run A:
==> flow/design.v (excerpt) <==
module top(
     input wire clk, reset,
     input wire start, si,
     output wire [3:0] an,
     output wire [7:0] sseg
    );
Size in the first run: roughly 1900 cells after synthesis, ~270 flip-flops, roughly 13000 um^2 of cells after synthesis.
==> flow/config.mk <==
export PLATFORM = sky130hd
export DESIGN_NAME = top
export DESIGN_NICKNAME = top
export VERILOG_FILES = /design/flow/design.v
export SDC_FILE = /design/flow/constraint.sdc
export NUM_CORES = 4
export LEC_CHECK = 0
export ABC_AREA = 1
export CAP_MARGIN = 15
export CELL_PAD_IN_SITES_DETAIL_PLACEMENT = 0
export CORE_ASPECT_RATIO = 0.9
export CORE_MARGIN = 2
export CORE_UTILIZATION = 72
export CTS_CLUSTER_SIZE = 99
export MAX_ROUTING_LAYER = met5
export PLACE_DENSITY = 0.36
export SETUP_SLACK_MARGIN = 0.84
export SLEW_MARGIN = 20
==> flow/constraint.sdc <==
create_clock -name core_clock -period 2.9 [get_ports {clk}]
set_input_delay 0.5800 -clock core_clock [delete_from_list [all_inputs] [get_ports {clk}]]
set_output_delay 0.5800 -clock core_clock [all_outputs]
set_load 0.01 [all_outputs]
run.sh (not shown) runs the stock make flow with config.mk's settings and CLKGATE_MAP_FILE=.
Run A had finished all stages when the layout checks came back failing, citing negative setup slack.
Input changes introduced in run B (baseline for comparison: run A):
# run A
export LEC_CHECK = 0
export ABC_AREA = 1
export CAP_MARGIN = 15
export CELL_PAD_IN_SITES_DETAIL_PLACEMENT = 0
export CORE_ASPECT_RATIO = 0.9
export CORE_MARGIN = 2
export CORE_UTILIZATION = 72
export CTS_CLUSTER_SIZE = 99
export MAX_ROUTING_LAYER = met5
export PLACE_DENSITY = 0.36
export SETUP_SLACK_MARGIN = 0.84
export SLEW_MARGIN = 20
create_clock -name core_clock -period 2.9 [get_ports {clk}]
# run B
export LEC_CHECK = 0
export ABC_AREA = 1
export CAP_MARGIN = 20
export CORE_MARGIN = 2
export CORE_UTILIZATION = 72
export CTS_CLUSTER_DIAMETER = 376
export CTS_CLUSTER_SIZE = 15
export PLACE_DENSITY_LB_ADDON = 0.07
export SETUP_SLACK_MARGIN = 0.36
export SLEW_MARGIN = 40
create_clock -name core_clock -period 2.9 [get_ports {clk}]
--- outcome ---
Having completed the whole flow, run B delivered a layout that passed the timing, DRC and antenna checks.
Compared with run A, run B shows net switching power figure that has gone down by more than 10%.
Re placer's final routability congestion estimate: run B and run A aren't equal, and the lower value belongs to run B.
Run B against run A: total core area rose about 0.9%; utilization of the core after routing -8.7 points.
On run B: non-clock buffer area fraction after layout is 1.1 points lower than what run A gave.
diff inputs: run B => run C
# run B
export LEC_CHECK = 0
export ABC_AREA = 1
export CAP_MARGIN = 20
export CORE_MARGIN = 2
export CORE_UTILIZATION = 72
export CTS_CLUSTER_DIAMETER = 376
export CTS_CLUSTER_SIZE = 15
export PLACE_DENSITY_LB_ADDON = 0.07
export SETUP_SLACK_MARGIN = 0.36
export SLEW_MARGIN = 40
create_clock -name core_clock -period 2.9 [get_ports {clk}]
# run C
export LEC_CHECK = 0
export ABC_AREA = 1
export CAP_MARGIN = 20
export CORE_MARGIN = 2
export CORE_UTILIZATION = 72
export CTS_CLUSTER_DIAMETER = 368
export CTS_CLUSTER_SIZE = 15
export PLACE_DENSITY_LB_ADDON = 0.07
export SETUP_SLACK_MARGIN = 0.74
export SLEW_MARGIN = 40
create_clock -name core_clock -period 2.9 [get_ports {clk}]
Notes after the runs:
| utilization | run C vs run B | 2.9 points higher |. Startpoint of the worst setup timing path = seg7_unit.q_reg[16]$_SDFF_PP0_: run B; startpoint of the worst setup timing path = seg7_unit.q_reg[17]$_SDFF_PP0_: run C. Going from run B to run C, placement-stage cell area shrinks by about 0.4%. Worst path setup slack after routing: run C < run B. Between run B and run C, the number of cells on the critical path is lower for run B. According to the power report, total power for run C is higher than for run B.
Input-level comparison between run D and run C:
# run C
export LEC_CHECK = 0
export ABC_AREA = 1
export CAP_MARGIN = 20
export CORE_MARGIN = 2
export CORE_UTILIZATION = 72
export CTS_CLUSTER_DIAMETER = 368
export CTS_CLUSTER_SIZE = 15
export PLACE_DENSITY_LB_ADDON = 0.07
export SETUP_SLACK_MARGIN = 0.74
export SLEW_MARGIN = 40
create_clock -name core_clock -period 2.9 [get_ports {clk}]
# run D
export LEC_CHECK = 0
export ABC_AREA = 1
export CAP_MARGIN = 20
export CORE_MARGIN = 2
export CORE_UTILIZATION = 72
export CTS_CLUSTER_DIAMETER = 93
export GPL_ROUTABILITY_DRIVEN = 0
export PLACE_DENSITY_LB_ADDON = 0.08
export SETUP_SLACK_MARGIN = 0.73
export SLEW_MARGIN = 20
create_clock -name core_clock -period 2.9 [get_ports {clk}]
## What came out
Run D ended with every stage complete and zero timing, DRC or antenna violations.
Between run C and run D, the flow reports maximum frequency from static timing analysis decreasing by a few percent.
Comparing run D and run C, the lower register-to-register slack is on run D.
Wire length of run D exceeds that of run C by a few percent.
Relative to run C, the overall power after layout of run D is higher by 1.3 mW.
Against run C, run D reports a headroom to the max-slew limit that is lower.
Going from run C to run D, clock period minus final worst setup slack +85 ps; static leakage +about 3.4%; global routing usage summed across all routing layers +1.8 points.
Run D: cell area about 3.2% above run C

========
top again, from the RTL that the note above started with.
Settings: LEC_CHECK=0, ABC_AREA=0, CAP_MARGIN=20, CORE_ASPECT_RATIO=0.54, CORE_MARGIN=2, CORE_UTILIZATION=64, CTS_CLUSTER_DIAMETER=108, CTS_CLUSTER_SIZE=15, GPL_ROUTABILITY_DRIVEN=0, PLACE_DENSITY_LB_ADDON=0.07, SLEW_MARGIN=20; clock period 6.84 ns.
The starting point went through all stages and came out clean.
==> next run, changes <==
- ABC_AREA: 0 -> default
- CORE_ASPECT_RATIO: 0.54 -> default
- CORE_UTILIZATION: 64 -> 40
- CTS_CLUSTER_DIAMETER: 108 -> default
- CTS_CLUSTER_SIZE: 15 -> default
- GPL_ROUTABILITY_DRIVEN: 0 -> default
- PLACE_DENSITY_LB_ADDON: 0.07 -> default
- clock period: 6.84 -> 4.72 ns (I/O delays scaled with it)
After rerunning: Power is higher by well over a third. Routed wire length fell by a few percent. Setup slack degrades by 1700 ps. Design area grows by a few percent. Sequential share of layout area decreases by 2.2 points. Register-to-register slack is worse by 1800 ps. Critical path depth stays the same. Hold slack is about the same. Cell count came out higher by roughly a tenth.
==> next run, changes <==
- ABC_AREA: default -> 1
- CORE_UTILIZATION: 40 -> 72
- CTS_CLUSTER_SIZE: default -> 10
- SETUP_SLACK_MARGIN: default -> 0.26
- clock period: 4.72 -> 2.9 ns (I/O delays scaled with it)
What happened: Critical path depth grows by 5. Flip-flop count does not change. Setup slack got worse by 470 ps.

========
Starting RTL as in the previous note.
==> flow/config.mk <==
export PLATFORM = sky130hd
export DESIGN_NAME = top
export DESIGN_NICKNAME = top
export VERILOG_FILES = /design/flow/design.v
export SDC_FILE = /design/flow/constraint.sdc
export NUM_CORES = 4
export LEC_CHECK = 0
export CAP_MARGIN = 15
export CELL_PAD_IN_SITES_DETAIL_PLACEMENT = 0
export CORE_MARGIN = 2
export CORE_UTILIZATION = 72
export CTS_CLUSTER_SIZE = 99
export HOLD_SLACK_MARGIN = -0.08
export MAX_ROUTING_LAYER = met5
export SETUP_SLACK_MARGIN = 1.07
export SLEW_MARGIN = 20
==> flow/constraint.sdc <==
create_clock -name core_clock -period 3.6 [get_ports {clk}]
set_input_delay 0.7200 -clock core_clock [delete_from_list [all_inputs] [get_ports {clk}]]
set_output_delay 0.7200 -clock core_clock [all_outputs]
set_load 0.01 [all_outputs]
Next try:
- ABC_AREA: unset -> 1
- CAP_MARGIN: 15 -> 20
- CELL_PAD_IN_SITES_DETAIL_PLACEMENT: 0 -> unset
- CTS_CLUSTER_SIZE: 99 -> unset
- HOLD_SLACK_MARGIN: -0.08 -> unset
- MAX_ROUTING_LAYER: met5 -> unset
- SETUP_SLACK_MARGIN: 1.07 -> unset
- clock period: 3.6 -> 15.4 ns (I/O delays scaled with it)
After rerunning:
- global-route usage drops by 1.6 points
- worst hold slack got worse by 13 ps
- total power is lower by well over a third
Next try:
- CORE_UTILIZATION: 72 -> 71
- CTS_CLUSTER_DIAMETER: unset -> 96
- PLACE_DENSITY_LB_ADDON: unset -> 0.06
- clock period: 15.4 -> 3.47 ns (I/O delays scaled with it)
The new run went through all stages and came out clean; power is higher to 4.3 times its value; cell area is higher by 0.35%; critical path depth is higher by 5.
Next try:
- ABC_AREA: 1 -> unset
- CORE_UTILIZATION: 71 -> 40
- CTS_CLUSTER_DIAMETER: 96 -> unset
- PLACE_DENSITY_LB_ADDON: 0.06 -> unset
- clock period: 3.47 -> 5.22 ns (I/O delays scaled with it)
Result: Routed wire length came out lower by roughly a tenth; worst setup slack gets better by 770 ps; final area came out lower by a few percent; combinational power came out lower by well over a third; power came out lower by well over a third.
Next try:
- CORE_UTILIZATION: 40 -> 26
- GPL_TIMING_DRIVEN: unset -> 0
- SETUP_SLACK_MARGIN: unset -> 1.92
- clock period: 5.22 -> 10.0 ns (I/O delays scaled with it)
Outcome:
- The new run finished with timing, DRC and antenna clean
- wire length increases by 18%
- total power came out lower by 45%
- worst setup slack gains 3600 ps
Next try:
- ABC_AREA: unset -> 1
- GPL_TIMING_DRIVEN: 0 -> 1
- HOLD_SLACK_MARGIN: unset -> 0.29
Result: The changed run went through all stages and came out clean; maximum frequency rises by 3.1%; clock skew stays flat; wire length barely changes; global-route usage falls by 0.80 points; register-to-register slack gets worse by 380 ps; combinational power rises to 5.3 times its value; worst setup slack gets better by 160 ps.

========
## job 7021
Starting RTL as in the previous note.
clock: 10.0 ns
lec_check: 0
abc_area: 1
cap_margin: 30
core_aspect_ratio: 0.74
core_margin: 2
core_utilization: 25
gpl_routability_driven: 0
hold_slack_margin: 0.19
max_routing_layer: met4
setup_slack_margin: -0.08
slew_margin: 20
Job 7021 completed every stage of the flow, and the final layout passed the timing, DRC and antenna checks.
The inputs of job 4092 differ from those of job 7021 as listed below.
- PLACE_DENSITY_LB_ADDON: unset -> 0.02
- SLEW_MARGIN: 20 -> 35
Notes after the runs:
Comparing job 4092 and job 7021, the higher minimum clock period is on job 7021.
The part of the power in the clock network number comes out lower for job 7021 vs job 4092.
Job 4092 has logic share of the area below what job 7021 had.
Delta (job 4092 minus job 7021): global-route usage shows an increase of 3.0 points, CTS buffer count higher, total power of the final layout picked up an extra 3.9%.
Setup changes, job 4092 to job 7974
- SETUP_SLACK_MARGIN no longer set, was -0.08
- CORE_UTILIZATION now 72, was 25
- CAP_MARGIN now 20, was 30
- HOLD_SLACK_MARGIN no longer set, was 0.19
- SLEW_MARGIN now 20, was 35
- MAX_ROUTING_LAYER no longer set, was met4
- GPL_ROUTABILITY_DRIVEN no longer set, was 0
- PLACE_DENSITY_LB_ADDON now 0.08, was 0.02
- CORE_ASPECT_RATIO no longer set, was 0.74
- the clock period (ns, I/O delays scaled along) now 2.9, was 10.0
### Flow results
Job 7974 vs. job 4092: fraction of power consumed by the clock network went down by 5.9 points. Against job 4092, final-layout fill cell count in job 7974 fell by more than half. Changes observed in job 7974 relative to job 4092: number of buffers created by CTS -7; number of violations reported at the end of detailed-routing iteration 0 increased by 405 relative to the old numbers; critical path depth now larger; combinational power went up 240%. Job 7974 reports a lower filler-free cell count of the finished design than job 4092 does. Compared to job 4092, job 7974 has longest individual stage delay on the worst path 0.28 ns lower.
> inputs changed (job 7974 -> job 732)
- PLACE_DENSITY_LB_ADDON: 0.08 -> unset
- PLACE_DENSITY: unset -> 0.39
- CTS_CLUSTER_DIAMETER: unset -> 96
==> comparison <==
Job 732 ended with every stage complete and zero timing, DRC or antenna violations.
Job 732 can be clocked slower than job 7974.
Between job 732 and job 7974, it is job 732 whose setup slack after layout is lower, by 0.020 ns.
Delta (job 732 minus job 7974): routed length on met2 lower; number of distinct library cell variants in the gate-level netlist after synthesis held.
The data arrival at the endpoint of the critical path number comes out lower for job 7974 vs job 732.
Taking job 7974 as the reference point, the global-route wire length before repair of job 732 falls by about 0.37%.
Number of standard cells in the final layout excluding fillers of job 732 is on par with job 7974.
Between job 732 and job 7974, the difference in utilization is negligible.
sseg[1] as the end of the critical path was reported by job 732, and sseg[4] by job 7974.

========
## v8
top again, from the RTL that the note above started with.
export LEC_CHECK = 0
export ABC_AREA = 1
export CAP_MARGIN = 15
export CELL_PAD_IN_SITES_DETAIL_PLACEMENT = 0
export CORE_MARGIN = 2
export CORE_UTILIZATION = 72
export CTS_CLUSTER_DIAMETER = 342
export CTS_CLUSTER_SIZE = 15
export MAX_ROUTING_LAYER = met5
export PLACE_DENSITY_LB_ADDON = 0.06
export SETUP_SLACK_MARGIN = 0.38
export SLEW_MARGIN = 20
create_clock -name core_clock -period 2.9 [get_ports {clk}]
Modified inputs, v34 compared to v8
- changing SETUP_SLACK_MARGIN from 0.38 to 0.26
- removing CELL_PAD_IN_SITES_DETAIL_PLACEMENT (formerly 0)
- changing CAP_MARGIN from 15 to 0
- removing MAX_ROUTING_LAYER (formerly met5)
- changing CTS_CLUSTER_SIZE from 15 to 10
- changing CTS_CLUSTER_DIAMETER from 342 to 400
- changing PLACE_DENSITY_LB_ADDON from 0.06 to 0.04
--- outcome ---
- Of v8 and v34, v8 shows the lower number of clock buffers inserted by TritonCTS, with v34 above it.
- Delta (v34 minus v8): non-clock buffer count has decreased, switching share of total power has decreased.
diff inputs: v34 => v27
- CTS_CLUSTER_SIZE changed from 10 to 15
- SETUP_SLACK_MARGIN changed from 0.26 to 0.45
- CAP_MARGIN changed from 0 to 20
- CTS_CLUSTER_DIAMETER changed from 400 to 91
- PLACE_DENSITY_LB_ADDON changed from 0.04 to 0.07
### Flow results
- In the reports for v34 and v27, the larger final critical delay including setup and external delays belongs to v34.
- The average routed wire per standard cell of v27 falls short of that of v34 by 1.3%.
- [compare] base=v34 new=v27: smallest hold slack moved up, arrival time reported for the critical path endpoint dropped 0.15 ns, setup slack moved up.
- The lower share of the clock period used by the worst path of v34 and v27 is in v27.
- On highest ir drop seen on vdd, v27 does worse than v34.
- v34 and v27 ended up with nearly the same post-layout instance area.
- On global-route wire length before repair, v34 beats v27.
- | worst setup slack for register-to-register paths | v27 vs v34 | better |

========
top again, from the RTL that the note above started with.
clock: 10.0 ns
lec_check: 0
abc_area: 1
cap_margin: 20
cell_pad_in_sites_global_placement: 1
core_margin: 2
core_utilization: 26
gpl_routability_driven: 0
gpl_timing_driven: 1
min_routing_layer: met2
setup_slack_margin: 1.92
slew_margin: 20
tns_end_percent: 95
The baseline reached the layout checks and failed them: DRC.
==> next run, changes <==
CELL_PAD_IN_SITES_DETAIL_PLACEMENT = 2   (was unset)
CELL_PAD_IN_SITES_GLOBAL_PLACEMENT = 0   (was 1)
CORE_ASPECT_RATIO = 1.74   (was unset)
CORE_MARGIN = 3   (was 2)
CTS_CLUSTER_SIZE = 81   (was unset)
GPL_TIMING_DRIVEN = 0   (was 1)
HOLD_SLACK_MARGIN = -0.04   (was unset)
PLACE_DENSITY_LB_ADDON = 0.07   (was unset)
Effect:
- With this change the flow finished with timing, DRC and antenna clean
- synthesized cell count does not change
- die area went up by 1.9%
- via count rises by 6.4%
- clock power fell by about 4%
- routed wire length rises by 42%
==> next run, changes <==
ABC_AREA = 0   (was 1)
CELL_PAD_IN_SITES_DETAIL_PLACEMENT = unset   (was 2)
CELL_PAD_IN_SITES_GLOBAL_PLACEMENT = 2   (was 0)
CORE_ASPECT_RATIO = unset   (was 1.74)
CORE_MARGIN = 2   (was 3)
GPL_TIMING_DRIVEN = 1   (was 0)
HOLD_SLACK_MARGIN = unset   (was -0.04)
PLACE_DENSITY_LB_ADDON = unset   (was 0.07)
After rerunning: The changed run completed with no timing, DRC or antenna violations; fmax increases by a few percent; clock power stays flat; sequential share of layout area increases by 2.5 points; non-clock buffer count decreases by 72; combinational power decreases by well over a third; clock-buffer cell count increases by 9; via count decreases by about a fifth; final area decreases by a few percent; first-iteration DRC count decreases by well over a third; clock skew increases by 5.8 ps.
Power is estimated from default activity; no workload was simulated.
